== v6 ==
==> flow/design.v (excerpt) <==
module CORDIC #(parameter integer W = 32)
(
    input wire clk,
    input wire start,
    input wire signed [31:0] x,
    input wire signed [31:0] y,
    output wire signed [W-1:0]phi,
    output wire done
);
For scale: about 16,000 um^2 of cells after synthesis.
==> flow/config.mk <==
export PLATFORM = sky130hd
export DESIGN_NAME = CORDIC
export DESIGN_NICKNAME = CORDIC
export VERILOG_FILES = /design/flow/design.v
export SDC_FILE = /design/flow/constraint.sdc
export NUM_CORES = 4
export LEC_CHECK = 0
export ABC_AREA = 1
export CAP_MARGIN = 20
export CORE_MARGIN = 2
export CORE_UTILIZATION = 68
export GPL_ROUTABILITY_DRIVEN = 1
export HOLD_SLACK_MARGIN = -0.06
export PLACE_DENSITY = 0.62
export SLEW_MARGIN = 15
==> flow/constraint.sdc <==
create_clock -name core_clock -period 4.78 [get_ports {clk}]
set_input_delay 0.9560 -clock core_clock [delete_from_list [all_inputs] [get_ports {clk}]]
set_output_delay 0.9560 -clock core_clock [all_outputs]
set_load 0.01 [all_outputs]
run.sh (not shown) runs the stock make flow with config.mk's settings and CLKGATE_MAP_FILE=.
| v6 | all stages done | FAIL | negative setup slack |
Inputs modified between v6 and v7:
- HOLD_SLACK_MARGIN: -0.06 -> unset
- CORE_UTILIZATION: 68 -> 63
- SLEW_MARGIN: 15 -> 20
- GPL_ROUTABILITY_DRIVEN: 1 -> unset
- PLACE_DENSITY: 0.62 -> unset
- MIN_ROUTING_LAYER: unset -> met2
- ABC_AREA: 1 -> unset
- the clock period (ns, I/O delays scaled along): 4.78 -> 7.5
Notes after the runs:
v6 -> v7: number of flops mapped to enable cells by yosys delta 0, exact match
On synthesized cell count: between v7 and v6, it ends up lower for v7.
v7 did not run to completion, as it errored out during global routing.
[compare] base=v6 new=v7: mean instance size in the synthesized netlist rose about 37%; worst setup slack after placement up 660 ps; total standard cell area after synthesis increased 0.68%.

========
onyx:
The RTL this note starts from:
==> flow/design.v <==
module CORDIC #(parameter integer W = 32)
(
    input wire clk,
    input wire start,
    input wire signed [31:0] x,
    input wire signed [31:0] y,
    output wire signed [W-1:0]phi,
    output wire done
);
wire sigma;
wire signed [31:0] x_shift;
wire signed [31:0] y_shift;
reg [5:0] counter;
reg signed [31:0] x_reg;
reg signed [31:0] y_reg;
reg signed [31:0] z;
wire signed [31:0] atan_table [0:27];
assign atan_table[00] = 32'h3243f6a9; 
assign atan_table[01] = 32'h1dac6705;
assign atan_table[02] = 32'h0fadbafd;
assign atan_table[03] = 32'h07f56ea7;
assign atan_table[04] = 32'h03feab77;
assign atan_table[05] = 32'h01ffd55c;
assign atan_table[06] = 32'h00fffaab;
assign atan_table[07] = 32'h007fff55;
assign atan_table[08] = 32'h003fffeb;
assign atan_table[09] = 32'h001ffffd;
assign atan_table[10] = 32'h00100000;
assign atan_table[11] = 32'h00080000;
assign atan_table[12] = 32'h00040000;
assign atan_table[13] = 32'h00020000;
assign atan_table[14] = 32'h00010000;
assign atan_table[15] = 32'h00008000;
assign atan_table[16] = 32'h00004000;
assign atan_table[17] = 32'h00002000;
assign atan_table[18] = 32'h00001000;
assign atan_table[19] = 32'h00000800;
assign atan_table[20] = 32'h00000400;
assign atan_table[21] = 32'h00000200;
assign atan_table[22] = 32'h00000100;
assign atan_table[23] = 32'h00000080;
assign atan_table[24] = 32'h00000040;
assign atan_table[25] = 32'h00000020;
assign atan_table[26] = 32'h00000010;
assign atan_table[27] = 32'h00000008;
assign sigma = y_reg[31];
assign x_shift = y_reg >>> counter; 
assign y_shift = x_reg >>> counter; 
assign phi = z[31:31-W+1];
assign done = (counter == 28);
always @(posedge clk) begin
    if(start)begin
        x_reg <= x;
        y_reg <= y;
        z <= 0;
        counter <= 0;
    end
    else begin
        if(counter == 28) begin
            x_reg <= x_reg;
            y_reg <= y_reg;
            z <= z;
            counter <= counter;
        end
        else begin
            x_reg <= sigma ? (x_reg - x_shift) : (x_reg + x_shift);
            y_reg <= sigma ? (y_reg + y_shift) : (y_reg - y_shift);
            z <= sigma ? (z - atan_table[counter]) : (z + atan_table[counter]);
            counter <= counter + 1;
        end
    end
end
endmodule
export LEC_CHECK = 0
export CAP_MARGIN = 10
export CORE_ASPECT_RATIO = 0.52
export CORE_MARGIN = 2
export CORE_UTILIZATION = 72
export PLACE_DENSITY = 0.67
export SLEW_MARGIN = 20
create_clock -name core_clock -period 4.07 [get_ports {clk}]
Status: onyx FAILED at detailed placement (3_5_place_dp) (tool error)
--- input diff onyx..sierra ---
# onyx
export LEC_CHECK = 0
export CAP_MARGIN = 10
export CORE_ASPECT_RATIO = 0.52
export CORE_MARGIN = 2
export CORE_UTILIZATION = 72
export PLACE_DENSITY = 0.67
export SLEW_MARGIN = 20
create_clock -name core_clock -period 4.07 [get_ports {clk}]
# sierra
export LEC_CHECK = 0
export CAP_MARGIN = 20
export CORE_MARGIN = 2
export CORE_UTILIZATION = 48
export SLEW_MARGIN = 20
create_clock -name core_clock -period 6.9 [get_ports {clk}]
Findings:
- sierra finished every stage and its layout cleared the timing, DRC and antenna checks.
- Going from onyx to sierra, final weighted congestion of routability-driven global placement shrinks by about 30%.
- Reported for sierra and onyx, sequential cell area fraction in the yosys report turned out identical to the last digit.
- Compared with onyx, sierra shows core utilization before placement lower by 25 points.
- Between sierra and onyx, area inside the core boundary is higher for sierra, onyx comes in under that.
- Die height sits higher in sierra than in onyx.
- For area after synthesis, onyx and sierra come out practically identical.
- Full die area ended up 48% higher on sierra than on onyx.
- From onyx to sierra the numbers moved as follows: number of cell rows went up 28; horizontal die dimension went down 11%.
diff inputs: sierra => harbor
# sierra
export LEC_CHECK = 0
export CAP_MARGIN = 20
export CORE_MARGIN = 2
export CORE_UTILIZATION = 48
export SLEW_MARGIN = 20
create_clock -name core_clock -period 6.9 [get_ports {clk}]
# harbor
export LEC_CHECK = 0
export ABC_AREA = 1
export CAP_MARGIN = 20
export CORE_MARGIN = 2
export CORE_UTILIZATION = 66
export CTS_CLUSTER_DIAMETER = 339
export PLACE_DENSITY = 0.36
export SETUP_SLACK_MARGIN = 1.96
export SLEW_MARGIN = 20
export TNS_END_PERCENT = 10
create_clock -name core_clock -period 6.9 [get_ports {clk}]
## What came out
- Fraction of area in clock buffers and inverters for harbor: 0.16 points up relative to sierra
